<file path="flow/design.v">
module mult(y,a,b);  
	output logic [15:0] y;
	input  logic [7:0] a,b;
	logic [15:0] y_tmp;
	logic [7:0]  a_tmp;
	logic [7:0]  b_tmp;
	logic [14:0] c1;
	logic [10:0] c2;            
	logic [14:0] out1;
	logic [12:0] out2;
	logic [10:0] out3;
	logic [8:0]  out4;
	logic [14:0] m_temp0;
	logic [13:0] m_temp1;
	logic [12:0] m_temp2;
	logic [11:0] m_temp3;
	logic [10:0] m_temp4;
	logic [9:0]  m_temp5;
	logic [8:0]  m_temp6;
	logic [7:0]  m_temp7;
	always_comb
		begin
			if(a[7])
				begin
					a_tmp = ~a+1'b1;
					if(b[7])
						begin
							b_tmp = ~b+1'b1;
							y = y_tmp ;
						end
					else
						begin
							b_tmp = b;
							y = ~y_tmp+1'b1;
						end
				end
			else
				begin
					a_tmp = a;
					if(b[7])
						begin
							b_tmp = ~b+1'b1;
							y = ~y_tmp+1'b1;
						end
					else
						begin
							b_tmp = b;
							y = y_tmp;
						end
				end
		end
	always_comb
		begin
			out1 = m_temp0 + m_temp1;
			out2 = m_temp2 + m_temp3;
			out3 = m_temp4 + m_temp5;
			out4 = m_temp6 + m_temp7;
			c1   = out1    + out2;
			c2   = out3    + out4;
			y_tmp= c1      + c2;
		end
	always_comb
		begin		
			m_temp0[14:7] = b_tmp[7]?a_tmp:8'b00000000;
			m_temp0[6:0]  = 7'b0000000;
			m_temp1[13:6] = b_tmp[6]?a_tmp:8'b00000000;
			m_temp1[5:0]  = 6'b000000;
			m_temp2[12:5] = b_tmp[5]?a_tmp:8'b00000000;
			m_temp2[4:0]  = 5'b00000;
			m_temp3[11:4] = b_tmp[4]?a_tmp:8'b00000000;
			m_temp3[3:0]  = 4'b0000;
			m_temp4[10:3] = b_tmp[3]?a_tmp:8'b00000000;
			m_temp4[2:0]  = 3'b000;
			m_temp5[9:2]  = b_tmp[2]?a_tmp:8'b00000000;
			m_temp5[1:0]  = 2'b00;
			m_temp6[8:1]  = b_tmp[1]?a_tmp:8'b00000000;
			m_temp6[0]    = 1'b0;
			m_temp7       = b_tmp[0]?a_tmp:8'b00000000;
		end
endmodule
	module cnm(rep,imp,rea,ima,req,imq);  
	output logic signed[15:0] rep, imp;
	input  logic signed[7:0] rea, req, ima, imq;
	logic signed[15:0] y0,y1,y2,y3;
	mult reaXreq (.y(y0), .a(rea), .b(req));
	mult imaXimq (.y(y1), .a(ima), .b(imq));
	mult reaXimq (.y(y2), .a(rea), .b(imq));
	mult imaXreq (.y(y3), .a(ima), .b(req));
	always_comb
		begin
			rep = y0-y1;
			imp = y2+y3;
		end
endmodule
module cnm_top (
    input  logic               clk,
    input  logic               rst,
    input  logic               in_valid,
    input  logic signed [7:0]  rea,
    input  logic signed [7:0]  ima,
    input  logic signed [7:0]  req,
    input  logic signed [7:0]  imq,
    output logic               out_valid,
    output logic signed [15:0] rep,
    output logic signed [15:0] imp
);
    logic signed [7:0]  rea_r, ima_r, req_r, imq_r;
    logic               valid_r;
    logic signed [15:0] rep_c, imp_c;
    cnm cnm (.rep(rep_c), .imp(imp_c), .rea(rea_r), .ima(ima_r), .req(req_r), .imq(imq_r));
    always_ff @(posedge clk) begin
        rea_r <= rea;
        ima_r <= ima;
        req_r <= req;
        imq_r <= imq;
        rep   <= rep_c;
        imp   <= imp_c;
        if (rst) begin
            valid_r   <= 1'b0;
            out_valid <= 1'b0;
        end else begin
            valid_r   <= in_valid;
            out_valid <= valid_r;
        end
    end
endmodule
</file>
<file path="flow/run.sh">
#!/bin/bash
# the make line also repeats each setting of config.mk as NAME=value (left out here)
make -C /OpenROAD-flow-scripts/flow DESIGN_CONFIG=/design/flow/config.mk WORK_HOME=/design/flow/orfs CLKGATE_MAP_FILE= finish
</file>
<file path="flow/config.mk">
export PLATFORM = sky130hd
export DESIGN_NAME = cnm_top
export DESIGN_NICKNAME = cnm_top
export VERILOG_FILES = /design/flow/design.v
export SDC_FILE = /design/flow/constraint.sdc
export NUM_CORES = 4
export LEC_CHECK = 0
export ABC_AREA = 1
export CAP_MARGIN = 40
export CELL_PAD_IN_SITES_DETAIL_PLACEMENT = 0
export CORE_MARGIN = 2
export CORE_UTILIZATION = 70
export CTS_CLUSTER_DIAMETER = 231
export CTS_CLUSTER_SIZE = 15
export GPL_TIMING_DRIVEN = 1
export MAX_ROUTING_LAYER = met4
export SETUP_SLACK_MARGIN = 0.38
export SLEW_MARGIN = 40
export TNS_END_PERCENT = 20
</file>
<file path="flow/constraint.sdc">
create_clock -name core_clock -period 1.47 [get_ports {clk}]
set_input_delay 0.2940 -clock core_clock [delete_from_list [all_inputs] [get_ports {clk}]]
set_output_delay 0.2940 -clock core_clock [all_outputs]
set_load 0.01 [all_outputs]
</file>
==> flow_metrics.py, run 1 <==
# Auto-generated metrics
metrics = {
    "logic_synthesis": {
        "aoi_share_pct": 8.79,
        "ff_type": "dfxtp_1",
        "ys_seq_share_pct": 9.72,
        "yosysWarnings": 3,
        "most_common_cell": "nand2_1",
        "synth_area_um2": 13600,
        "common_cells": "559 x nand2_1, 376 x inv_1, 212 x nor2_1",
        "largest_area_cell": "ha_1",
        "ys_cells": 2129,
        "mux_area_share_pct": 0,
        "synthAdderAreaFrac_pct": 28.2,
        "fp_nets": 2428,
        "synth_async_sr_flop_share_pct": 0,
        "synth_top_area_share_pct": 17.9,
        "topCellsByArea": "ha_1 18%, nand2_1 15%, inv_1 10%",
        "syn_inst": 2129,
        "synth_cell_types": 42,
        "xor_share_pct": 10.7,
        "ys_sh_simple_pct": 30.9,
        "ys_chip_area_um2": 13600,
        "synth-edff-count": 0,
        "logic_family": "simple AND/OR/NAND/NOR gates",
        "syn_area_per_cell_um2": 6.39,
        "yosys_register_bits": 66,
    },
    "floorplanning": {
        "boundaryPins": 68,
        "die_w_um": 143,
        "placementRows": 50,
        "chip_area_um2": 20600,
        "fp_util_pct": 72.0,
        "core_um2": 18900,
        "die.size.y_um": 143,
    },
    "placed_design": {
        "dpl.cell_count": 2842,
        "portBuffers": 67,
        "place.gp.congestion": 1.01,
        "dp_hpwl_um": 46100,
    },
    "outcome": {
        "haltStage": "clock tree synthesis (4_1_cts)",
        "status": "stopped before the end",
        "stop_error": "[ERROR DPL-0038] Utilization greater than 100%, impossible to legalize",
    },
}
## stage by stage
stage / setup WS [ns] / hold slack, ns / util, % / instance area, um^2
after floorplan: -4.48 / 0.322 / - / 14200
after global placement: -4.62 / 0.395 / 96.4 / 18200
after detailed placement: -5.25 / 0.406 / 96.4 / 18200
==> run 2, diff against run 1 <==
- ABC_AREA: 1 -> unset
- CAP_MARGIN: 40 -> 0
- CORE_UTILIZATION: 70 -> 71
- CTS_CLUSTER_DIAMETER: 231 -> 225
- CTS_CLUSTER_SIZE: 15 -> 73
- MAX_ROUTING_LAYER: met4 -> unset
- PLACE_DENSITY: unset -> 0.35
- SETUP_SLACK_MARGIN: 0.38 -> 1.19
- clock period: 1.47 -> 7.29 ns (I/O delays scaled with it)
==> flow_metrics.py, run 2 <==
# Auto-generated metrics
metrics = {
    "outcome": {
        "status": "stopped before the end",
        "haltStage": "global routing (5_1_grt)",
        "stop_error": "[ERROR GRT-0232] Routing congestion too high. Check the congestion heatmap in the GUI.",
    },
    "logic_synthesis": {
        "mux_area_share_pct": 0.412,
        "synth_top_area_share_pct": 19.5,
        "yosys_register_bits": 66,
        "ys_chip_area_um2": 12500,
        "xor_share_pct": 18.2,
        "ys_sh_simple_pct": 18.9,
        "most_common_cell": "nor2_1",
        "logic_family": "adder cells",
        "synth-edff-count": 0,
        "synth_async_sr_flop_share_pct": 0,
        "aoi_share_pct": 15.2,
        "ys_cells": 1616,
        "common_cells": "236 x nor2_1, 194 x ha_1, 168 x inv_1",
        "syn_inst": 1616,
        "ys_seq_share_pct": 10.6,
        "synth_area_um2": 12500,
        "topCellsByArea": "ha_1 19%, fa_1 11%, dfxtp_1 11%",
        "synthAdderAreaFrac_pct": 30.7,
        "synth_cell_types": 57,
        "largest_area_cell": "ha_1",
        "fp_nets": 1915,
        "ff_type": "dfxtp_1",
        "yosysWarnings": 3,
        "syn_area_per_cell_um2": 7.71,
    },
    "floorplanning": {
        "die.size.y_um": 137,
        "core_um2": 17200,
        "die_w_um": 137,
        "placementRows": 48,
        "boundaryPins": 68,
        "fp_util_pct": 72.3,
        "chip_area_um2": 18600,
    },
    "placed_design": {
        "dp_hpwl_um": 26500,
        "portBuffers": 67,
        "place_ws_ns": 0.191,
        "place.gp.congestion": 1.01,
    },
    "global_routing": {
        "grt_use_total_pct": 72.8,
        "grt-ovfl-total": 4,
    },
    "clocking": {
        "clock_path_buffers": 2,
        "cts-root-buf": "clkbuf_16",
        "htree_levels": 3,
        "ctsHoldBuffers": 0,
        "clock-sinks": 66,
        "cts_buffers": 9,
    },
}
[run 2: timing repair]
item / 4_1_cts
endpoints found under the setup margin: 14
setup buffers: 60
pin swaps: 86
cloned: 0
gates resized: 111
[run 2: through the flow]
stage / area [um^2] / util, % / instances / hold slack (ns)
after CTS: 15600 / 90.3 / 2005 / 0.445
after detailed placement: 14200 / 82.7 / 1929 / 0.430
after global placement: 14200 / 82.6 / 1928 / 0.422
after floorplan: 13100 / - / 1616 / 0.414
[run 2: routing by layer]
layer  GRT overflow  track usage (%)
met2              2             89.3
met3              0             57.9
met4              2             71.6
met5              0             34.2
met1              0             72.0
==> run 3, diff against run 2 <==
- ABC_AREA: unset -> 0
- CAP_MARGIN: 0 -> 40
- CELL_PAD_IN_SITES_DETAIL_PLACEMENT: 0 -> unset
- CORE_ASPECT_RATIO: unset -> 0.5
- CORE_UTILIZATION: 71 -> 72
- CTS_CLUSTER_DIAMETER: 225 -> 394
- CTS_CLUSTER_SIZE: 73 -> 98
- GPL_TIMING_DRIVEN: 1 -> unset
- PLACE_DENSITY: 0.35 -> 0.39
- SETUP_SLACK_MARGIN: 1.19 -> 0.89
- SLEW_MARGIN: 40 -> 20
- TNS_END_PERCENT: 20 -> 5
- clock period: 7.29 -> 2.97 ns (I/O delays scaled with it)
==> flow_metrics.py, run 3 <==
# Auto-generated metrics
metrics = {
    "logic_synthesis": {
        "syn_inst": 1616,
        "largest_area_cell": "ha_1",
        "common_cells": "236 x nor2_1, 194 x ha_1, 168 x inv_1",
        "syn_area_per_cell_um2": 7.71,
        "fp_nets": 1915,
        "synth_top_area_share_pct": 19.5,
        "synthAdderAreaFrac_pct": 30.7,
        "ys_chip_area_um2": 12500,
        "topCellsByArea": "ha_1 19%, fa_1 11%, dfxtp_1 11%",
        "logic_family": "adder cells",
        "aoi_share_pct": 15.2,
        "ys_sh_simple_pct": 18.9,
        "synth-edff-count": 0,
        "ys_cells": 1616,
        "yosys_register_bits": 66,
        "most_common_cell": "nor2_1",
        "ys_seq_share_pct": 10.6,
        "synth_area_um2": 12500,
        "ff_type": "dfxtp_1",
        "synth_cell_types": 57,
        "xor_share_pct": 18.2,
        "mux_area_share_pct": 0.412,
        "synth_async_sr_flop_share_pct": 0,
        "yosysWarnings": 3,
    },
    "floorplanning": {
        "fp_util_pct": 74.9,
        "die.size.y_um": 97.0,
        "die_w_um": 190,
        "boundaryPins": 68,
        "core_um2": 16600,
        "chip_area_um2": 18400,
        "placementRows": 33,
    },
    "placed_design": {
        "portBuffers": 67,
        "place.gp.congestion": 0.992,
    },
    "outcome": {
        "status": "stopped before the end",
        "stop_error": "[ERROR DPL-0038] Utilization greater than 100%, impossible to legalize",
        "haltStage": "detailed placement (3_5_place_dp)",
    },
}
==> run 3: metrics by stage <==
stage	worst slack, ns	setup TNS (ns)	hold slack (ns)	std cells
floorplan	-3.45	-64.32	0.414	1616
global placement	-3.43	-66.89	0.432	2274
==> run 4, diff against run 3 <==
- ABC_AREA: 0 -> unset
- CAP_MARGIN: 40 -> 20
- CORE_ASPECT_RATIO: 0.5 -> unset
- CORE_UTILIZATION: 72 -> 66
- CTS_CLUSTER_DIAMETER: 394 -> 228
- CTS_CLUSTER_SIZE: 98 -> unset
- PLACE_DENSITY: 0.39 -> unset
- SETUP_SLACK_MARGIN: 0.89 -> 0.05
- TNS_END_PERCENT: 5 -> unset
- clock period: 2.97 -> 6.6 ns (I/O delays scaled with it)
==> flow_metrics.py, run 4 <==
# Physical implementation metrics
metrics = {
    "final_layout": {
        "logic_area_um2": 12500,
        "area_delta_synth_final_pct": 40.9,
        "fin_area_um2": 17600,
        "nets": 2197,
        "register_area_um2": 1340,
        "nFillCells": 530,
    },
    "setup_path": {
        "cp.arrival_ns": 7.74,
        "cp-endpoint": "rep[14]",
        "rrSetupSlack_ns": -0.89,
        "path_delay_family": "adder cells",
        "reg2reg_depth": 28,
        "r2r-start": "rea_r[7]",
        "r2r_end": "rep[14]",
        "crit_buf_inv": 7,
        "crit_top_cell": "buf_4",
        "crit_path_start": "rea_r[7]",
        "worst_path_max_delay_cell": "a21oi_1",
        "slowest_delay_ns": 0.62,
        "cp.required_ns": 6.85,
        "cp_num_cells": 28,
        "startpoint_type": "flip-flop",
        "path_class": "flip-flop to flip-flop",
        "crit_fanout": 6,
        "critPathCaptureType": "flip-flop",
    },
    "sta": {
        "finalSetupViolCount": 11,
        "period_minus_slack_ns": 7.49,
        "fmax_ghz": 0.133,
        "worst_slew_pin_slew_ns": 1.11,
        "period_used_pct": 114,
        "finalHoldViolations": 0,
        "fin_ws_ns": -0.892,
        "rsz0062_at_grt": "yes",
        "slew_viol_final": 0,
        "slew-limit-headroom_pct": 25.4,
        "finClkSkew_ns": 0.0299,
    },
    "clocking": {
        "cts_tree": "built",
        "cts-root-buf": "clkbuf_16",
        "insertion_delay_ns": 0.39,
        "clock-sinks": 66,
        "cts_buffers": 9,
        "clock_path_buffers": 2,
        "htree_levels": 3,
        "ctsHoldBuffers": 0,
        "clkTransAtPathRegs_ns": 0.09,
    },
    "logic_synthesis": {
        "fp_nets": 1915,
        "synth_async_sr_flop_share_pct": 0,
        "most_common_cell": "nor2_1",
        "ys_seq_share_pct": 10.6,
        "yosys_register_bits": 66,
        "aoi_share_pct": 15.2,
        "synth_cell_types": 57,
        "ys_chip_area_um2": 12500,
        "largest_area_cell": "ha_1",
        "xor_share_pct": 18.2,
        "ys_cells": 1616,
        "topCellsByArea": "ha_1 19%, fa_1 11%, dfxtp_1 11%",
        "ys_sh_simple_pct": 18.9,
        "yosysWarnings": 3,
        "common_cells": "236 x nor2_1, 194 x ha_1, 168 x inv_1",
        "mux_area_share_pct": 0.412,
        "syn_area_per_cell_um2": 7.71,
        "synth-edff-count": 0,
        "syn_inst": 1616,
        "synthAdderAreaFrac_pct": 30.7,
        "logic_family": "adder cells",
        "synth_area_um2": 12500,
        "ff_type": "dfxtp_1",
        "synth_top_area_share_pct": 19.5,
    },
    "min_path": {
        "hold_path_end": "out_valid",
        "hp-start": "valid_r",
        "hold_path.class": "flip-flop to flip-flop",
        "hold_depth": 1,
    },
    "global_routing": {
        "grt_pass1_wl_um": 57800,
        "grt_pass1_vias": 12408,
        "antenna_found_initial": 7,
        "grt_use_total_pct": 35.7,
        "grt_max_degree": 16,
        "grt-ovfl-total": 0,
    },
    "detailed_routing": {
        "ant_nets": 0,
        "drc": 0,
        "vias_per_cell": 7.24,
        "vias": 15497,
        "wl_per_cell_um": 28.5,
        "firstDrtPassIters": 28,
        "wl_um": 61000,
        "drt_iter0_drc": 3120,
    },
    "placed_design": {
        "place_ws_ns": -0.225,
        "place.gp.congestion": 0.937,
        "portBuffers": 67,
        "placed_area_um2": 14900,
        "dp_hpwl_um": 27500,
    },
    "floorplanning": {
        "placementRows": 50,
        "core_um2": 18600,
        "die.size.y_um": 141,
        "boundaryPins": 68,
        "fp_util_pct": 66.9,
        "die_w_um": 141,
        "chip_area_um2": 20000,
    },
    "run": {
        "tool_warnings": 32,
        "drv_cap": 0,
    },
    "outcome": {
        "status": "finished with violations",
        "so_faults": "setup timing",
    },
}
==> run 4: layer usage <==
layer  vias to the layer above  wire [um]  global-route usage (%)  share of wire (%)
li1                       5958          -                       -                  -
met1                      7007      18500                    43.9                 30
met2                      1681      24800                    63.2                 41
met3                       826       9810                    5.33                 16
met4                        25       7420                    13.3                 12
met5                         -        455                       0               0.75
==> run 4: repair_timing <==
item | in CTS | in global routing
resized | 81 | 275
buffers inserted | 20 | 45
pin swaps | 81 | 225
setup endpoints to repair | 5 | 10
==> run 4: area by class of cell <==
class                           instances  share of cell area, %
Timing Repair Buffer                  299                   14.2
Sequential cell                        66                   7.63
Antenna cell                            4                 0.0570
Clock buffer                           10                   1.30
Clock inverter                          6                  0.513
Tap cell                              234                   1.67
Multi-Input combinational cell       1352                   70.9
Inverter                              170                   3.69
==> run 4: per-stage QoR <==
stage / setup TNS [ns] / utilization (%) / hold WS (ns) / cells
6_report: -5.47 / 94.2 / 0.468 / 2141
5_1_grt: -8.75 / 94.2 / 0.483 / 2139
4_1_cts: 0 / 84.6 / 0.472 / 2093
3_5_place_dp: -0.757 / 79.8 / 0.460 / 2057
3_3_place_gp: -0.0146 / 79.8 / 0.444 / 2057
2_1_floorplan: 0 / - / 0.414 / 1616
==> run 5, diff against run 4 <==
- CELL_PAD_IN_SITES_DETAIL_PLACEMENT: unset -> 0
- CORE_ASPECT_RATIO: unset -> 0.81
- CORE_UTILIZATION: 66 -> 35
- CTS_CLUSTER_DIAMETER: 228 -> unset
- CTS_CLUSTER_SIZE: unset -> 17
- MIN_ROUTING_LAYER: unset -> met2
- PLACE_DENSITY_LB_ADDON: unset -> 0.11
- SETUP_SLACK_MARGIN: 0.05 -> unset
- SLEW_MARGIN: 20 -> 35
- clock period: 6.6 -> 7.62 ns (I/O delays scaled with it)
==> flow_metrics.py, run 5 <==
# Physical implementation metrics
metrics = {
    "sta": {
        "fmax_ghz": 0.138,
        "slew-limit-headroom_pct": 41.3,
        "finalSetupViolCount": 0,
        "holdWs_ns": 0.425,
        "finalHoldViolations": 0,
        "worst_slew_pin_slew_ns": 0.874,
        "slew_viol_final": 0,
        "finClkSkew_ns": 0.0259,
        "period_minus_slack_ns": 7.22,
        "finalSetupTns_ns": 0,
        "rsz0062_at_grt": "yes",
        "fin_ws_ns": 0.398,
        "period_used_pct": 94.8,
    },
    "setup_path": {
        "startpoint_type": "flip-flop",
        "crit_path_start": "rea_r[0]",
        "cp_num_cells": 31,
        "path_class": "flip-flop to flip-flop",
        "crit_fanout": 11,
        "r2r-start": "rea_r[0]",
        "crit_buf_inv": 4,
        "crit_top_cell": "nor2_1",
        "path_delay_family": "adder cells",
        "slowest_delay_ns": 0.56,
        "r2r_end": "imp[15]",
        "cp-endpoint": "imp[15]",
        "cp.arrival_ns": 7.48,
        "reg2reg_depth": 31,
        "worst_path_max_delay_cell": "fa_1",
        "cp.required_ns": 7.88,
        "critPathCaptureType": "flip-flop",
        "rrSetupSlack_ns": 0.40,
    },
    "run": {
        "tool_warnings": 27,
        "drv_cap": 0,
    },
    "final_layout": {
        "area_delta_synth_final_pct": 17.4,
        "fin_cells": 2209,
        "nFillCells": 3639,
        "nets": 2023,
        "fin_area_um2": 14600,
        "final_util_pct": 41.5,
    },
    "detailed_routing": {
        "ant_nets": 0,
        "drt_iter0_drc": 1602,
        "drc": 0,
        "wl_um": 36300,
        "wl_per_cell_um": 16.4,
        "vias": 15459,
        "vias_per_cell": 7.00,
        "num_antenna_cells": 0,
        "firstDrtPassIters": 46,
    },
    "clocking": {
        "insertion_delay_ns": 0.40,
        "htree_levels": 3,
        "cts-root-buf": "clkbuf_16",
        "ctsHoldBuffers": 0,
        "cts_buffers": 9,
        "clock_path_buffers": 2,
        "clock-sinks": 66,
        "cts_tree": "built",
        "clkTransAtPathRegs_ns": 0.08,
    },
    "logic_synthesis": {
        "yosysWarnings": 3,
        "synth_area_um2": 12500,
        "fp_nets": 1915,
        "xor_share_pct": 18.2,
        "most_common_cell": "nor2_1",
        "largest_area_cell": "ha_1",
        "synthAdderAreaFrac_pct": 30.7,
        "synth_top_area_share_pct": 19.5,
        "syn_inst": 1616,
        "ys_seq_share_pct": 10.6,
        "mux_area_share_pct": 0.412,
        "synth_async_sr_flop_share_pct": 0,
        "ys_sh_simple_pct": 18.9,
        "synth_cell_types": 57,
        "synth-edff-count": 0,
        "ff_type": "dfxtp_1",
        "ys_cells": 1616,
        "yosys_register_bits": 66,
        "logic_family": "adder cells",
        "topCellsByArea": "ha_1 19%, fa_1 11%, dfxtp_1 11%",
        "syn_area_per_cell_um2": 7.71,
        "aoi_share_pct": 15.2,
        "ys_chip_area_um2": 12500,
        "common_cells": "236 x nor2_1, 194 x ha_1, 168 x inv_1",
    },
    "global_routing": {
        "grt_pass1_vias": 16603,
        "grt-ovfl-total": 0,
        "grt_max_degree": 17,
        "grt_use_total_pct": 29.8,
        "grt_pass1_wl_um": 56600,
        "antenna_found_initial": 0,
    },
    "min_path": {
        "hold_depth": 1,
        "hp-start": "valid_r",
        "hold_path_end": "out_valid",
        "hold_path.class": "flip-flop to flip-flop",
    },
    "placed_design": {
        "place.gp.congestion": 0.919,
        "placed_area_um2": 14000,
        "place_ws_ns": 0.203,
        "dpl.cell_count": 2189,
        "portBuffers": 67,
        "dp_hpwl_um": 28600,
    },
    "outcome": {
        "status": "finished clean",
    },
    "floorplanning": {
        "die.size.y_um": 174,
        "boundaryPins": 68,
        "core_um2": 35300,
        "placementRows": 62,
        "fp_util_pct": 35.3,
        "chip_area_um2": 37200,
        "die_w_um": 214,
    },
}
## run 5: final cells by class
| cell class | count | area (um^2) | share of cell area [%] |
|---|---|---|---|
| Multi-Input combinational cell | 1352 | 10700 | 72.8 |
| Sequential cell | 66 | 1330 | 9.06 |
| Timing Repair Buffer | 125 | 1110 | 7.59 |
| Inverter | 170 | 638 | 4.36 |
| Tap cell | 480 | 601 | 4.10 |
| Clock buffer | 12 | 256 | 1.75 |
| Clock inverter | 4 | 50.0 | 0.342 |
## run 5: what timing repair did
action,4_1_cts,5_1_grt
resized,0,51
buffers inserted,0,4
endpoints found under the setup margin,0,6
## run 5: layer usage
layer	GRT usage (%)	wire length (um)
met4	4.54	1650
met3	47.5	16600
met5	11.0	298
met2	30.3	17700
met1	-	0
==> run 6, diff against run 5 <==
- CELL_PAD_IN_SITES_DETAIL_PLACEMENT: 0 -> 1
- CORE_ASPECT_RATIO: 0.81 -> unset
- CTS_CLUSTER_SIZE: 17 -> 84
- MIN_ROUTING_LAYER: met2 -> unset
- PLACE_DENSITY_LB_ADDON: 0.11 -> unset
- SETUP_SLACK_MARGIN: unset -> 0.07
- SLEW_MARGIN: 35 -> 20
- clock period: 7.62 -> 7.0 ns (I/O delays scaled with it)
==> flow_metrics.py, run 6 <==
# Physical implementation metrics
metrics = {
    "outcome": {
        "status": "finished with violations",
        "so_faults": "setup timing",
    },
    "setup_path": {
        "path_class": "flip-flop to flip-flop",
        "startpoint_type": "flip-flop",
        "r2r_end": "rep[14]",
        "worst_path_max_delay_cell": "fa_1",
        "cp-endpoint": "rep[14]",
        "crit_path_start": "req_r[0]",
        "reg2reg_depth": 35,
        "cp.arrival_ns": 7.34,
        "crit_fanout": 6,
        "crit_top_cell": "ha_1",
        "r2r-start": "req_r[0]",
        "path_delay_family": "adder cells",
        "cp.required_ns": 7.25,
        "crit_buf_inv": 5,
        "critPathCaptureType": "flip-flop",
        "cp_num_cells": 35,
        "slowest_delay_ns": 0.50,
        "rrSetupSlack_ns": -0.1,
    },
    "global_routing": {
        "grt_pass1_wl_um": 62900,
        "met1_usage_pct": 25.8,
        "antenna_found_initial": 0,
        "grt_use_met2_pct": 39.3,
        "grt_use_total_pct": 21.4,
        "grt_use_met3_pct": 2.38,
        "top_usage_layer": "met2",
        "grt_max_degree": 17,
        "grt-ovfl-total": 0,
        "grt_pass1_vias": 12751,
    },
    "floorplanning": {
        "placementRows": 69,
        "boundaryPins": 68,
        "chip_area_um2": 37100,
        "core_um2": 35300,
        "die_w_um": 193,
        "fp_util_pct": 35.3,
        "die.size.y_um": 193,
    },
    "final_layout": {
        "nFillCells": 4189,
        "fin_area_um2": 16400,
        "final_util_pct": 46.4,
        "register_area_um2": 1340,
        "logic_area_um2": 11700,
        "area_delta_synth_final_pct": 31.4,
        "nets": 2111,
    },
    "clocking": {
        "cts-root-buf": "clkbuf_16",
        "cts_tree": "built",
        "insertion_delay_ns": 0.39,
        "cts_buffers": 9,
        "clkTransAtPathRegs_ns": 0.07,
        "clock-sinks": 66,
        "clock_path_buffers": 2,
        "htree_levels": 3,
    },
    "logic_synthesis": {
        "aoi_share_pct": 15.2,
        "ys_cells": 1616,
        "syn_inst": 1616,
        "ys_chip_area_um2": 12500,
        "yosys_register_bits": 66,
        "ys_seq_share_pct": 10.6,
        "most_common_cell": "nor2_1",
        "mux_area_share_pct": 0.412,
        "ys_sh_simple_pct": 18.9,
        "topCellsByArea": "ha_1 19%, fa_1 11%, dfxtp_1 11%",
        "synth_area_um2": 12500,
        "largest_area_cell": "ha_1",
        "yosysWarnings": 3,
        "ff_type": "dfxtp_1",
        "synth_cell_types": 57,
        "synth_top_area_share_pct": 19.5,
        "synth-edff-count": 0,
        "common_cells": "236 x nor2_1, 194 x ha_1, 168 x inv_1",
        "logic_family": "adder cells",
        "fp_nets": 1915,
        "syn_area_per_cell_um2": 7.71,
        "synth_async_sr_flop_share_pct": 0,
        "xor_share_pct": 18.2,
        "synthAdderAreaFrac_pct": 30.7,
    },
    "sta": {
        "fin_ws_ns": -0.0950,
        "worst_slew_pin_slew_ns": 0.978,
        "holdWs_ns": 0.453,
        "finClkSkew_ns": 0.0166,
        "fmax_ghz": 0.141,
        "period_minus_slack_ns": 7.10,
        "finalSetupViolCount": 2,
        "period_used_pct": 101,
        "slew-limit-headroom_pct": 34.3,
        "finalHoldViolations": 0,
        "slew_viol_final": 0,
        "rsz0062_at_grt": "yes",
    },
    "detailed_routing": {
        "wl_per_cell_um": 19.5,
        "wl_um": 44500,
        "vias_per_cell": 5.42,
        "drc": 0,
        "num_antenna_cells": 0,
        "drt_iter0_drc": 534,
        "firstDrtPassIters": 5,
        "vias": 12334,
        "ant_nets": 0,
    },
    "placed_design": {
        "place.gp.congestion": 0.877,
        "placed_area_um2": 14300,
        "dp_hpwl_um": 31700,
        "portBuffers": 67,
    },
    "min_path": {
        "hold_path.class": "flip-flop to flip-flop",
        "hold_depth": 1,
        "hp-start": "valid_r",
        "hold_path_end": "out_valid",
    },
    "run": {
        "drv_cap": 0,
        "tool_warnings": 27,
    },
}
[run 6: stage by stage]
| step | std cells | setup WS, ns | setup TNS, ns |
|---|---|---|---|
| after global placement | 2207 | 0.0773 | 0 |
| after global routing | 2277 | -0.370 | -0.892 |
| after floorplan | 1616 | 0.0937 | 0 |
| after CTS | 2233 | 0.0708 | 0 |
| final | 2277 | -0.0950 | -0.109 |
| after detailed placement | 2207 | -0.317 | -1.04 |
[run 6: cell type report]
cell class                      instances  area share [%]
Multi-Input combinational cell       1352            71.3
Inverter                              170            3.93
Sequential cell                        66            8.19
Tap cell                              461            3.52
Clock inverter                          4           0.458
Timing Repair Buffer                  213            11.0
Clock buffer                           11            1.54
[run 6: repair_timing]
item | 4_1_cts | 5_1_grt
pin swaps | 18 | 141
endpoints found under the hold margin | 0 | 0
hold buffers | 0 | 0
gates resized | 53 | 216
endpoints found under the setup margin | 6 | 8
buffers inserted | 11 | 44
[run 6: layer usage]
metal  wire length [um]  vias up
li1                   -     5758
met3               1460      115
met2              23200      287
met1              18000     6174
met4               1790        0
met5                  0        -
==> run 7, diff against run 6 <==
- ABC_AREA: unset -> 1
- CELL_PAD_IN_SITES_DETAIL_PLACEMENT: 1 -> unset
- CORE_UTILIZATION: 35 -> 70
- CTS_CLUSTER_DIAMETER: unset -> 41
- CTS_CLUSTER_SIZE: 84 -> 71
- SETUP_SLACK_MARGIN: 0.07 -> -0.31
- clock period: 7.0 -> 5.62 ns (I/O delays scaled with it)
==> flow_metrics.py, run 7 <==
# Auto-generated metrics
metrics = {
    "outcome": {
        "status": "stopped before the end",
        "haltStage": "clock tree synthesis (4_1_cts)",
        "stop_error": "[ERROR DPL-0033] detailed placement checks failed during check placement.",
    },
    "logic_synthesis": {
        "logic_family": "simple AND/OR/NAND/NOR gates",
        "topCellsByArea": "ha_1 18%, nand2_1 15%, inv_1 10%",
        "synthAdderAreaFrac_pct": 28.2,
        "ys_cells": 2129,
        "ys_sh_simple_pct": 30.9,
        "common_cells": "559 x nand2_1, 376 x inv_1, 212 x nor2_1",
        "synth-edff-count": 0,
        "yosys_register_bits": 66,
        "synth_cell_types": 42,
        "fp_nets": 2428,
        "ys_chip_area_um2": 13600,
        "largest_area_cell": "ha_1",
        "ff_type": "dfxtp_1",
        "syn_area_per_cell_um2": 6.39,
        "most_common_cell": "nand2_1",
        "synth_area_um2": 13600,
        "mux_area_share_pct": 0,
        "xor_share_pct": 10.7,
        "ys_seq_share_pct": 9.72,
        "aoi_share_pct": 8.79,
        "yosysWarnings": 3,
        "synth_top_area_share_pct": 17.9,
        "syn_inst": 2129,
        "synth_async_sr_flop_share_pct": 0,
    },
    "floorplanning": {
        "core_um2": 18900,
        "die.size.y_um": 143,
        "chip_area_um2": 20600,
        "placementRows": 50,
        "boundaryPins": 68,
        "fp_util_pct": 72.0,
        "die_w_um": 143,
    },
    "placed_design": {
        "dp_hpwl_um": 37900,
        "place.gp.congestion": 1.04,
        "placed_area_um2": 17300,
        "portBuffers": 67,
        "place_ws_ns": -0.849,
    },
}
run 7: through the flow:
| step | TNS, ns | cells |
|---|---|---|
| detailed placement | -9.33 | 2761 |
| global placement | -3.82 | 2761 |
| floorplan | -2.19 | 2129 |
==> run 8, diff against run 7 <==
- CAP_MARGIN: 20 -> 0
- CELL_PAD_IN_SITES_DETAIL_PLACEMENT: unset -> 0
- CORE_ASPECT_RATIO: unset -> 0.5
- CORE_MARGIN: 2 -> 7
- CORE_UTILIZATION: 70 -> 57
- CTS_CLUSTER_DIAMETER: 41 -> 170
- CTS_CLUSTER_SIZE: 71 -> 99
- GPL_TIMING_DRIVEN: unset -> 0
- HOLD_SLACK_MARGIN: unset -> -0.08
- PLACE_DENSITY_LB_ADDON: unset -> 0.01
- SETUP_SLACK_MARGIN: -0.31 -> 1.32
- SLEW_MARGIN: 20 -> 40
- TNS_END_PERCENT: unset -> 20
- clock period: 5.62 -> 4.54 ns (I/O delays scaled with it)
==> flow_metrics.py, run 8 <==
# Physical implementation metrics
metrics = {
    "outcome": {
        "status": "finished with violations",
        "so_faults": "setup timing",
    },
    "placed_design": {
        "dp_hpwl_um": 30400,
        "placed_area_um2": 15200,
        "portBuffers": 67,
        "dpl.cell_count": 2503,
        "place.gp.congestion": 0.956,
    },
    "logic_synthesis": {
        "ys_cells": 2129,
        "syn_inst": 2129,
        "common_cells": "559 x nand2_1, 376 x inv_1, 212 x nor2_1",
        "synth-edff-count": 0,
        "ys_seq_share_pct": 9.72,
        "yosys_register_bits": 66,
        "synthAdderAreaFrac_pct": 28.2,
        "synth_top_area_share_pct": 17.9,
        "topCellsByArea": "ha_1 18%, nand2_1 15%, inv_1 10%",
        "most_common_cell": "nand2_1",
        "yosysWarnings": 3,
        "logic_family": "simple AND/OR/NAND/NOR gates",
        "syn_area_per_cell_um2": 6.39,
        "xor_share_pct": 10.7,
        "fp_nets": 2428,
        "synth_area_um2": 13600,
        "aoi_share_pct": 8.79,
        "largest_area_cell": "ha_1",
        "ys_chip_area_um2": 13600,
        "mux_area_share_pct": 0,
        "ys_sh_simple_pct": 30.9,
        "synth_async_sr_flop_share_pct": 0,
        "ff_type": "dfxtp_1",
        "synth_cell_types": 42,
    },
    "detailed_routing": {
        "vias_per_cell": 5.37,
        "ant_nets": 0,
        "firstDrtPassIters": 6,
        "drc": 0,
        "num_antenna_cells": 0,
        "drt_iter0_drc": 994,
        "wl_um": 41200,
        "vias": 13987,
        "wl_per_cell_um": 15.8,
    },
    "setup_path": {
        "crit_buf_inv": 9,
        "worst_path_max_delay_cell": "fa_1",
        "cp-endpoint": "imp[14]",
        "path_class": "flip-flop to flip-flop",
        "reg2reg_depth": 39,
        "path_delay_family": "adder cells",
        "critPathCaptureType": "flip-flop",
        "cp.required_ns": 4.83,
        "startpoint_type": "flip-flop",
        "slowest_delay_ns": 0.46,
        "r2r_end": "imp[14]",
        "crit_top_cell": "nand2_2",
        "rrSetupSlack_ns": -2.01,
        "r2r-start": "req_r[0]",
        "crit_fanout": 4,
        "cp_num_cells": 39,
        "cp.arrival_ns": 6.84,
        "crit_path_start": "req_r[0]",
    },
    "clocking": {
        "ctsHoldBuffers": 0,
        "clkTransAtPathRegs_ns": 0.05,
        "cts_buffers": 9,
        "insertion_delay_ns": 0.37,
        "clock-sinks": 66,
        "cts-root-buf": "clkbuf_16",
        "cts_tree": "built",
        "htree_levels": 3,
        "clock_path_buffers": 2,
    },
    "sta": {
        "fmax_ghz": 0.153,
        "slew-limit-headroom_pct": 48.0,
        "finClkSkew_ns": 0.0112,
        "worst_slew_pin_slew_ns": 0.779,
        "fin_ws_ns": -2.01,
        "period_used_pct": 144,
        "slew_viol_final": 0,
        "finalSetupViolCount": 24,
        "rsz0062_at_grt": "yes",
        "period_minus_slack_ns": 6.55,
        "finalHoldViolations": 0,
        "holdWs_ns": 0.402,
    },
    "min_path": {
        "hp-start": "valid_r",
        "hold_path.class": "flip-flop to flip-flop",
        "hold_path_end": "out_valid",
        "hold_depth": 2,
    },
    "global_routing": {
        "grt_use_total_pct": 27.2,
        "grt_pass1_vias": 12824,
        "grt_max_degree": 11,
        "grt_pass1_wl_um": 62400,
        "grt-ovfl-total": 0,
        "antenna_found_initial": 0,
    },
    "final_layout": {
        "area_delta_synth_final_pct": 30.1,
        "final_util_pct": 76.5,
        "nets": 2596,
        "fin_area_um2": 17700,
        "fin_cells": 2607,
    },
    "floorplanning": {
        "placementRows": 39,
        "die.size.y_um": 123,
        "core_um2": 23100,
        "fp_util_pct": 58.8,
        "die_w_um": 232,
        "boundaryPins": 68,
        "chip_area_um2": 28600,
    },
    "run": {
        "drv_cap": 0,
        "tool_warnings": 29,
    },
}
==> run 8: cell type report <==
type	instances	area, um^2
multi-input cells	1639	12500
well taps	307	384
clock buffers	11	243
inverters	392	1530
repair buffers	157	1390
clock inverters	3	17.5
flip-flops and latches	66	1340
plain buffers	32	260
fillers	1776	5430
==> run 8: repair_timing <==
| action | in CTS | in global routing |
|---|---|---|
| endpoints found under the setup margin | 30 | 30 |
| hold endpoints to repair | 0 | 0 |
| resized | 114 | 203 |
| pin swaps | 90 | 151 |
| setup buffers | 61 | 29 |
==> run 8: stage by stage <==
step,TNS [ns],setup WS [ns]
2_1_floorplan,-18.92,-1.41
3_3_place_gp,-37.53,-2.44
3_5_place_dp,-38.03,-2.48
4_1_cts,-27.89,-1.88
5_1_grt,-35.96,-2.41
6_report,-29.35,-2.01
==> run 8: metal layers <==
metal | share of wire (%) | vias to the layer above | wire, um | track usage, %
met1 | 44 | 6416 | 18100 | 35.9
met3 | 8.7 | 100 | 3580 | 7.03
met5 | 0 | - | 0 | 0
met4 | 3.5 | 0 | 1420 | 8.71
met2 | 44 | 471 | 18000 | 43.7
li1 | - | 7000 | - | -
==> run 9, diff against run 8 <==
- ABC_AREA: 1 -> unset
- CORE_ASPECT_RATIO: 0.5 -> unset
- CORE_MARGIN: 7 -> 3
- CTS_CLUSTER_DIAMETER: 170 -> unset
- CTS_CLUSTER_SIZE: 99 -> 17
- GPL_TIMING_DRIVEN: 0 -> 1
- HOLD_SLACK_MARGIN: -0.08 -> unset
- SETUP_SLACK_MARGIN: 1.32 -> 1.19
- clock period: 4.54 -> 7.29 ns (I/O delays scaled with it)
==> flow_metrics.py, run 9 <==
# Physical implementation metrics
metrics = {
    "min_path": {
        "hold_depth": 1,
        "hold_path_end": "out_valid",
        "hp-start": "valid_r",
        "hold_path.class": "flip-flop to flip-flop",
    },
    "sta": {
        "finalSetupTns_ns": 0,
        "slew_viol_final": 0,
        "slew-limit-headroom_pct": 42.7,
        "rsz0062_at_grt": "yes",
        "finClkSkew_ns": 0.0182,
        "finalHoldViolations": 0,
        "finalSetupViolCount": 0,
        "period_minus_slack_ns": 6.71,
        "fmax_ghz": 0.149,
        "fin_ws_ns": 0.580,
        "worst_slew_pin_slew_ns": 0.854,
        "holdWs_ns": 0.470,
        "period_used_pct": 92.0,
    },
    "final_layout": {
        "fin_area_um2": 16200,
        "area_delta_synth_final_pct": 30.2,
        "fin_cells": 2088,
        "nets": 2107,
        "final_util_pct": 76.2,
    },
    "logic_synthesis": {
        "topCellsByArea": "ha_1 19%, fa_1 11%, dfxtp_1 11%",
        "yosysWarnings": 3,
        "common_cells": "236 x nor2_1, 194 x ha_1, 168 x inv_1",
        "ys_cells": 1616,
        "aoi_share_pct": 15.2,
        "syn_inst": 1616,
        "syn_area_per_cell_um2": 7.71,
        "ff_type": "dfxtp_1",
        "mux_area_share_pct": 0.412,
        "synth-edff-count": 0,
        "most_common_cell": "nor2_1",
        "yosys_register_bits": 66,
        "synth_async_sr_flop_share_pct": 0,
        "synth_area_um2": 12500,
        "largest_area_cell": "ha_1",
        "synth_top_area_share_pct": 19.5,
        "ys_seq_share_pct": 10.6,
        "ys_sh_simple_pct": 18.9,
        "ys_chip_area_um2": 12500,
        "synthAdderAreaFrac_pct": 30.7,
        "logic_family": "adder cells",
        "synth_cell_types": 57,
        "xor_share_pct": 18.2,
        "fp_nets": 1915,
    },
    "setup_path": {
        "startpoint_type": "flip-flop",
        "reg2reg_depth": 33,
        "cp-endpoint": "imp[14]",
        "crit_buf_inv": 5,
        "cp_num_cells": 33,
        "crit_path_start": "rea_r[0]",
        "path_delay_family": "adder cells",
        "r2r-start": "rea_r[0]",
        "r2r_end": "imp[14]",
        "crit_fanout": 4,
        "rrSetupSlack_ns": 0.58,
        "cp.arrival_ns": 6.98,
        "cp.required_ns": 7.56,
        "worst_path_max_delay_cell": "or4_1",
        "critPathCaptureType": "flip-flop",
        "slowest_delay_ns": 0.50,
        "path_class": "flip-flop to flip-flop",
    },
    "floorplanning": {
        "fp_util_pct": 58.6,
        "die_w_um": 154,
        "core_um2": 21300,
        "die.size.y_um": 154,
        "boundaryPins": 68,
        "placementRows": 53,
        "chip_area_um2": 23700,
    },
    "clocking": {
        "cts_tree": "built",
        "clock_path_buffers": 2,
        "htree_levels": 3,
        "insertion_delay_ns": 0.36,
        "cts-root-buf": "clkbuf_16",
        "ctsHoldBuffers": 0,
        "clkTransAtPathRegs_ns": 0.08,
        "clock-sinks": 66,
        "cts_buffers": 9,
    },
    "detailed_routing": {
        "ant_nets": 0,
        "firstDrtPassIters": 5,
        "wl_um": 35200,
        "drc": 0,
        "num_antenna_cells": 0,
        "drt_iter0_drc": 638,
        "vias": 11835,
        "wl_per_cell_um": 16.9,
        "vias_per_cell": 5.67,
    },
    "global_routing": {
        "grt_max_degree": 17,
        "grt_pass1_vias": 11492,
        "antenna_found_initial": 0,
        "grt_pass1_wl_um": 56100,
        "grt_use_total_pct": 28.9,
        "grt-ovfl-total": 0,
    },
    "run": {
        "drv_cap": 0,
        "tool_warnings": 29,
    },
    "placed_design": {
        "placed_area_um2": 14300,
        "portBuffers": 67,
        "dpl.cell_count": 1981,
        "place.gp.congestion": 0.909,
        "dp_hpwl_um": 26500,
        "place_ws_ns": 0.184,
    },
    "outcome": {
        "status": "finished clean",
    },
}
run 9: metal layers:
layer / vias to the layer above / wire length (um) / global-route usage (%)
met5: - / 0 / 0
met4: 0 / 1070 / 8.75
met3: 61 / 1730 / 3.26
met2: 315 / 17000 / 49.4
met1: 5689 / 15400 / 38.4
li1: 5770 / - / -
run 9: repair_timing:
action	in CTS	in global routing
endpoints found under the setup margin	14	14
buffers inserted	59	32
gates resized	101	76
pin swaps	72	92
run 9: final cells by class:
type	count	area, um^2
well taps	275	344
clock buffers	10	229
repair buffers	209	1770
fillers	1595	5060
inverters	170	669
multi-input cells	1352	11700
flip-flops and latches	66	1350
clock inverters	6	115
==> run 10, diff against run 9 <==
- ABC_AREA: unset -> 1
- CAP_MARGIN: 0 -> 20
- CELL_PAD_IN_SITES_DETAIL_PLACEMENT: 0 -> unset
- CORE_MARGIN: 3 -> 2
- CORE_UTILIZATION: 57 -> 72
- CTS_CLUSTER_DIAMETER: unset -> 228
- CTS_CLUSTER_SIZE: 17 -> 22
- GPL_TIMING_DRIVEN: 1 -> unset
- PLACE_DENSITY_LB_ADDON: 0.01 -> 0.26
- SETUP_SLACK_MARGIN: 1.19 -> 1.02
- SLEW_MARGIN: 40 -> 20
- TNS_END_PERCENT: 20 -> unset
- clock period: 7.29 -> 7.24 ns (I/O delays scaled with it)
==> flow_metrics.py, run 10 <==
# Physical implementation metrics
metrics = {
    "global_routing": {
        "grt_use_met2_pct": 66.9,
        "grt_pass1_wl_um": 63500,
        "grt_pass1_vias": 14012,
        "grt-ovfl-total": 0,
        "grt_use_met3_pct": 7.22,
        "antenna_found_initial": 7,
        "grt_use_total_pct": 39.1,
        "grt_max_degree": 19,
        "top_usage_layer": "met2",
        "met1_usage_pct": 48.2,
    },
    "final_layout": {
        "area_delta_synth_final_pct": 28.7,
        "fin_area_um2": 17500,
        "nFillCells": 627,
        "nets": 2598,
        "logic_area_um2": 12300,
        "final_util_pct": 93.9,
        "register_area_um2": 1350,
    },
    "setup_path": {
        "slowest_delay_ns": 0.49,
        "crit_buf_inv": 9,
        "crit_top_cell": "nand2_1",
        "r2r-start": "rea_r[2]",
        "critPathCaptureType": "flip-flop",
        "rrSetupSlack_ns": -0.63,
        "r2r_end": "rep[15]",
        "cp.arrival_ns": 8.14,
        "cp_num_cells": 41,
        "crit_path_start": "rea_r[2]",
        "cp.required_ns": 7.51,
        "reg2reg_depth": 41,
        "worst_path_max_delay_cell": "fa_1",
        "startpoint_type": "flip-flop",
        "path_class": "flip-flop to flip-flop",
        "cp-endpoint": "rep[15]",
        "path_delay_family": "simple AND/OR/NAND/NOR gates",
        "crit_fanout": 5,
    },
    "sta": {
        "fmax_ghz": 0.127,
        "period_minus_slack_ns": 7.87,
        "finalHoldViolations": 0,
        "period_used_pct": 109,
        "finalSetupViolCount": 8,
        "finalSetupTns_ns": -2.27,
        "slew-limit-headroom_pct": 35.2,
        "holdWs_ns": 0.410,
        "slew_viol_final": 0,
        "finClkSkew_ns": 0.0413,
        "worst_slew_pin_slew_ns": 0.971,
        "fin_ws_ns": -0.625,
        "rsz0062_at_grt": "yes",
    },
    "placed_design": {
        "portBuffers": 67,
        "dp_hpwl_um": 29900,
        "place_ws_ns": 0.0855,
        "place.gp.congestion": 0.949,
        "placed_area_um2": 14600,
    },
    "logic_synthesis": {
        "syn_area_per_cell_um2": 6.39,
        "synth-edff-count": 0,
        "fp_nets": 2428,
        "synthAdderAreaFrac_pct": 28.2,
        "synth_top_area_share_pct": 17.9,
        "yosysWarnings": 3,
        "logic_family": "simple AND/OR/NAND/NOR gates",
        "synth_cell_types": 42,
        "ff_type": "dfxtp_1",
        "largest_area_cell": "ha_1",
        "ys_seq_share_pct": 9.72,
        "topCellsByArea": "ha_1 18%, nand2_1 15%, inv_1 10%",
        "synth_area_um2": 13600,
        "mux_area_share_pct": 0,
        "xor_share_pct": 10.7,
        "syn_inst": 2129,
        "common_cells": "559 x nand2_1, 376 x inv_1, 212 x nor2_1",
        "yosys_register_bits": 66,
        "ys_chip_area_um2": 13600,
        "synth_async_sr_flop_share_pct": 0,
        "ys_cells": 2129,
        "ys_sh_simple_pct": 30.9,
        "aoi_share_pct": 8.79,
        "most_common_cell": "nand2_1",
    },
    "outcome": {
        "so_faults": "setup timing",
        "status": "finished with violations",
    },
    "min_path": {
        "hold_path.class": "flip-flop to flip-flop",
        "hp-start": "valid_r",
        "hold_path_end": "out_valid",
        "hold_depth": 2,
    },
    "run": {
        "tool_warnings": 30,
        "drv_cap": 0,
    },
    "detailed_routing": {
        "drc": 0,
        "ant_nets": 0,
        "wl_um": 62700,
        "firstDrtPassIters": 23,
        "vias": 17792,
        "wl_per_cell_um": 24.7,
        "drt_iter0_drc": 3807,
        "vias_per_cell": 7.00,
    },
    "clocking": {
        "clock-sinks": 66,
        "cts_buffers": 9,
        "cts_tree": "built",
        "clkTransAtPathRegs_ns": 0.11,
        "ctsHoldBuffers": 0,
        "clock_path_buffers": 2,
        "insertion_delay_ns": 0.42,
        "htree_levels": 3,
        "cts-root-buf": "clkbuf_16",
    },
    "floorplanning": {
        "boundaryPins": 68,
        "chip_area_um2": 20000,
        "die.size.y_um": 141,
        "placementRows": 50,
        "die_w_um": 141,
        "fp_util_pct": 72.9,
        "core_um2": 18600,
    },
}
[run 10: timing repair]
action / CTS / global route
gates cloned: 0 / 0
buffers inserted: 46 / 53
gates resized: 130 / 295
pin swaps: 82 / 168
endpoints found under the setup margin: 12 / 14
[run 10: area by class of cell]
class,count,area share [%]
multi-input combinational,1639,70.2
timing repair buffer,191,9.70
inverter,392,8.69
sequential,66,7.73
tap,234,1.67
clock buffer,10,1.31
clock inverter,6,0.643
antenna,4,0.0572
[run 10: stage by stage]
step	instances
3_3_place_gp	2423
4_1_cts	2485
6_report	2542
3_5_place_dp	2423
5_1_grt	2542
2_1_floorplan	2129
[run 10: per-layer routing]
metal	routed length [um]	vias to the layer above
met5	431	-
met4	7770	18
met3	10600	955
met2	25000	1936
met1	18900	7867
li1	-	7016
==> run 11, diff against run 10 <==
- ABC_AREA: 1 -> unset
- CTS_CLUSTER_DIAMETER: 228 -> 28
- CTS_CLUSTER_SIZE: 22 -> 27
- MAX_ROUTING_LAYER: unset -> met4
- PLACE_DENSITY_LB_ADDON: 0.26 -> 0.21
- SETUP_SLACK_MARGIN: 1.02 -> 0.51
- clock period: 7.24 -> 2.11 ns (I/O delays scaled with it)
==> flow_metrics.py, run 11 <==
# Auto-generated metrics
metrics = {
    "outcome": {
        "status": "stopped before the end",
        "haltStage": "detailed placement (3_5_place_dp)",
        "stop_error": "[ERROR DPL-0038] Utilization greater than 100%, impossible to legalize",
    },
    "logic_synthesis": {
        "fp_nets": 1915,
        "common_cells": "236 x nor2_1, 194 x ha_1, 168 x inv_1",
        "ys_sh_simple_pct": 18.9,
        "synth_async_sr_flop_share_pct": 0,
        "mux_area_share_pct": 0.412,
        "ys_chip_area_um2": 12500,
        "most_common_cell": "nor2_1",
        "largest_area_cell": "ha_1",
        "syn_inst": 1616,
        "ys_seq_share_pct": 10.6,
        "syn_area_per_cell_um2": 7.71,
        "synth-edff-count": 0,
        "yosys_register_bits": 66,
        "topCellsByArea": "ha_1 19%, fa_1 11%, dfxtp_1 11%",
        "xor_share_pct": 18.2,
        "synth_area_um2": 12500,
        "ys_cells": 1616,
        "synth_top_area_share_pct": 19.5,
        "synth_cell_types": 57,
        "logic_family": "adder cells",
        "ff_type": "dfxtp_1",
        "aoi_share_pct": 15.2,
        "yosysWarnings": 3,
        "synthAdderAreaFrac_pct": 30.7,
    },
    "floorplanning": {
        "fp_util_pct": 72.8,
        "die_w_um": 136,
        "boundaryPins": 68,
        "core_um2": 17100,
        "placementRows": 48,
        "die.size.y_um": 136,
        "chip_area_um2": 18400,
    },
    "placed_design": {
        "place.gp.congestion": 1.07,
        "portBuffers": 67,
    },
}
[run 11: through the flow]
step / setup slack, ns / TNS (ns) / std cells
global placement: -4.38 / -92.75 / 2283
floorplan: -4.30 / -85.89 / 1616
==> run 12, diff against run 11 <==
- ABC_AREA: unset -> 1
- CAP_MARGIN: 20 -> 5
- CELL_PAD_IN_SITES_DETAIL_PLACEMENT: unset -> 1
- CELL_PAD_IN_SITES_GLOBAL_PLACEMENT: unset -> 3
- CORE_MARGIN: 2 -> 7
- CORE_UTILIZATION: 72 -> 68
- CTS_CLUSTER_DIAMETER: 28 -> unset
- CTS_CLUSTER_SIZE: 27 -> 17
- GPL_ROUTABILITY_DRIVEN: unset -> 0
- GPL_TIMING_DRIVEN: unset -> 1
- MIN_ROUTING_LAYER: unset -> met2
- PLACE_DENSITY_LB_ADDON: 0.21 -> 0.3
- SETUP_SLACK_MARGIN: 0.51 -> unset
- SLEW_MARGIN: 20 -> 5
- TNS_END_PERCENT: unset -> 35
- clock period: 2.11 -> 5.9 ns (I/O delays scaled with it)
==> flow_metrics.py, run 12 <==
# Auto-generated metrics
metrics = {
    "logic_synthesis": {
        "common_cells": "559 x nand2_1, 376 x inv_1, 212 x nor2_1",
        "ys_seq_share_pct": 9.72,
        "yosys_register_bits": 66,
        "xor_share_pct": 10.7,
        "ys_chip_area_um2": 13600,
        "ff_type": "dfxtp_1",
        "syn_inst": 2129,
        "synth_cell_types": 42,
        "synth_async_sr_flop_share_pct": 0,
        "ys_cells": 2129,
        "most_common_cell": "nand2_1",
        "synth_area_um2": 13600,
        "synthAdderAreaFrac_pct": 28.2,
        "topCellsByArea": "ha_1 18%, nand2_1 15%, inv_1 10%",
        "ys_sh_simple_pct": 30.9,
        "synth-edff-count": 0,
        "synth_top_area_share_pct": 17.9,
        "yosysWarnings": 3,
        "logic_family": "simple AND/OR/NAND/NOR gates",
        "mux_area_share_pct": 0,
        "syn_area_per_cell_um2": 6.39,
        "aoi_share_pct": 8.79,
        "largest_area_cell": "ha_1",
        "fp_nets": 2428,
    },
    "floorplanning": {
        "chip_area_um2": 24200,
        "placementRows": 51,
        "fp_util_pct": 69.6,
        "core_um2": 19500,
        "die.size.y_um": 155,
        "die_w_um": 155,
    },
    "outcome": {
        "haltStage": "global placement without I/O (3_1_place_gp_skip_io)",
        "stop_error": "[ERROR FLW-0024] Place density exceeds 1.0 (current PLACE_DENSITY_LB_ADDON =  0.3). Please check if the value of  PLACE_DENSITY_LB_ADDON is between 0 and 0.99.",
        "status": "stopped before the end",
    },
}
==> run 13, diff against run 12 <==
- CAP_MARGIN: 5 -> 20
- CELL_PAD_IN_SITES_DETAIL_PLACEMENT: 1 -> unset
- CELL_PAD_IN_SITES_GLOBAL_PLACEMENT: 3 -> unset
- CORE_ASPECT_RATIO: unset -> 1.84
- CORE_MARGIN: 7 -> 2
- CORE_UTILIZATION: 68 -> 38
- CTS_CLUSTER_DIAMETER: unset -> 378
- CTS_CLUSTER_SIZE: 17 -> 48
- GPL_ROUTABILITY_DRIVEN: 0 -> unset
- GPL_TIMING_DRIVEN: 1 -> unset
- MAX_ROUTING_LAYER: met4 -> unset
- MIN_ROUTING_LAYER: met2 -> unset
- PLACE_DENSITY_LB_ADDON: 0.3 -> unset
- SLEW_MARGIN: 5 -> 20
- TNS_END_PERCENT: 35 -> unset
- clock period: 5.9 -> 7.0 ns (I/O delays scaled with it)
==> flow_metrics.py, run 13 <==
# Physical implementation metrics
metrics = {
    "logic_synthesis": {
        "mux_area_share_pct": 0,
        "most_common_cell": "nand2_1",
        "synth_cell_types": 42,
        "ff_type": "dfxtp_1",
        "common_cells": "559 x nand2_1, 376 x inv_1, 212 x nor2_1",
        "fp_nets": 2428,
        "largest_area_cell": "ha_1",
        "logic_family": "simple AND/OR/NAND/NOR gates",
        "synth_async_sr_flop_share_pct": 0,
        "yosysWarnings": 3,
        "ys_cells": 2129,
        "topCellsByArea": "ha_1 18%, nand2_1 15%, inv_1 10%",
        "ys_seq_share_pct": 9.72,
        "syn_inst": 2129,
        "aoi_share_pct": 8.79,
        "ys_chip_area_um2": 13600,
        "synth_top_area_share_pct": 17.9,
        "xor_share_pct": 10.7,
        "syn_area_per_cell_um2": 6.39,
        "synth_area_um2": 13600,
        "synthAdderAreaFrac_pct": 28.2,
        "synth-edff-count": 0,
        "yosys_register_bits": 66,
        "ys_sh_simple_pct": 30.9,
    },
    "sta": {
        "slew_viol_final": 0,
        "fmax_ghz": 0.154,
        "worst_slew_pin_slew_ns": 0.727,
        "finalSetupTns_ns": 0,
        "finalSetupViolCount": 0,
        "holdWs_ns": 0.416,
        "period_used_pct": 92.7,
        "finalHoldViolations": 0,
        "slew-limit-headroom_pct": 51.5,
        "period_minus_slack_ns": 6.49,
        "finClkSkew_ns": 0.0206,
    },
    "floorplanning": {
        "die.size.y_um": 261,
        "boundaryPins": 68,
        "chip_area_um2": 37400,
        "fp_util_pct": 38.3,
        "placementRows": 94,
        "die_w_um": 143,
        "core_um2": 35500,
    },
    "min_path": {
        "hold_path.class": "flip-flop to flip-flop",
        "hold_depth": 2,
        "hold_path_end": "out_valid",
        "hp-start": "valid_r",
    },
    "clocking": {
        "insertion_delay_ns": 0.38,
        "clock-sinks": 66,
        "cts_buffers": 9,
        "clkTransAtPathRegs_ns": 0.07,
        "cts_tree": "built",
        "clock_path_buffers": 2,
        "htree_levels": 3,
        "cts-root-buf": "clkbuf_16",
        "ctsHoldBuffers": 0,
    },
    "setup_path": {
        "crit_buf_inv": 8,
        "r2r-start": "ima_r[0]",
        "cp_num_cells": 40,
        "reg2reg_depth": 40,
        "cp.arrival_ns": 6.79,
        "path_class": "flip-flop to flip-flop",
        "cp-endpoint": "imp[14]",
        "crit_top_cell": "nand2_1",
        "slowest_delay_ns": 0.55,
        "crit_path_start": "ima_r[0]",
        "startpoint_type": "flip-flop",
        "crit_fanout": 5,
        "worst_path_max_delay_cell": "fa_1",
        "r2r_end": "imp[14]",
        "rrSetupSlack_ns": 0.51,
        "critPathCaptureType": "flip-flop",
        "cp.required_ns": 7.30,
        "path_delay_family": "adder cells",
    },
    "final_layout": {
        "area_delta_synth_final_pct": 17.1,
        "logic_area_um2": 10900,
        "final_util_pct": 44.8,
        "register_area_um2": 1330,
        "nFillCells": 3815,
        "nets": 2556,
    },
    "global_routing": {
        "grt_max_degree": 19,
        "grt-ovfl-total": 0,
        "antenna_found_initial": 0,
        "grt_pass1_wl_um": 61600,
        "grt_use_total_pct": 20.6,
        "grt_pass1_vias": 13521,
    },
    "placed_design": {
        "dp_hpwl_um": 32100,
        "portBuffers": 67,
        "place.gp.congestion": 0.902,
    },
    "detailed_routing": {
        "wl_per_cell_um": 13.7,
        "vias_per_cell": 4.90,
        "drc": 0,
        "ant_nets": 0,
        "num_antenna_cells": 0,
        "vias": 13439,
        "drt_iter0_drc": 539,
        "firstDrtPassIters": 5,
        "wl_um": 37500,
    },
    "run": {
        "tool_warnings": 26,
        "drv_cap": 0,
    },
    "outcome": {
        "status": "finished clean",
    },
}
[run 13: what timing repair did]
action | 4_1_cts | 5_1_grt
gates resized | 0 | 60
endpoints found under the setup margin | 0 | 6
buffers inserted | 0 | 6
[run 13: metrics by stage]
stage | worst slack [ns] | std cells | cell area, um^2
after floorplan | 0.275 | 2129 | 13600
after CTS | 0.0500 | 2736 | 15700
after global routing | -0.00595 | 2742 | 15900
final | 0.509 | 2742 | 15900
after detailed placement | 0.0924 | 2720 | 15300
after global placement | 0.249 | 2720 | 15300
[run 13: area by class of cell]
type                    count  area share (%)
clock buffers               9            1.41
flip-flops and latches     66            8.32
inverters                 392            9.27
clock inverters             7           0.786
repair buffers            149            8.10
multi-input cells        1639            68.3
well taps                 480            3.77
[run 13: routing by layer]
| layer | vias to the layer above | global-route usage (%) | part of all wire (%) |
|---|---|---|---|
| li1 | 6896 | - | - |
| met4 | 0 | 9.42 | 4.4 |
| met2 | 207 | 40.1 | 54 |
| met1 | 6245 | 21.6 | 39 |
| met5 | - | 0 | 0 |
| met3 | 91 | 2.18 | 2.7 |
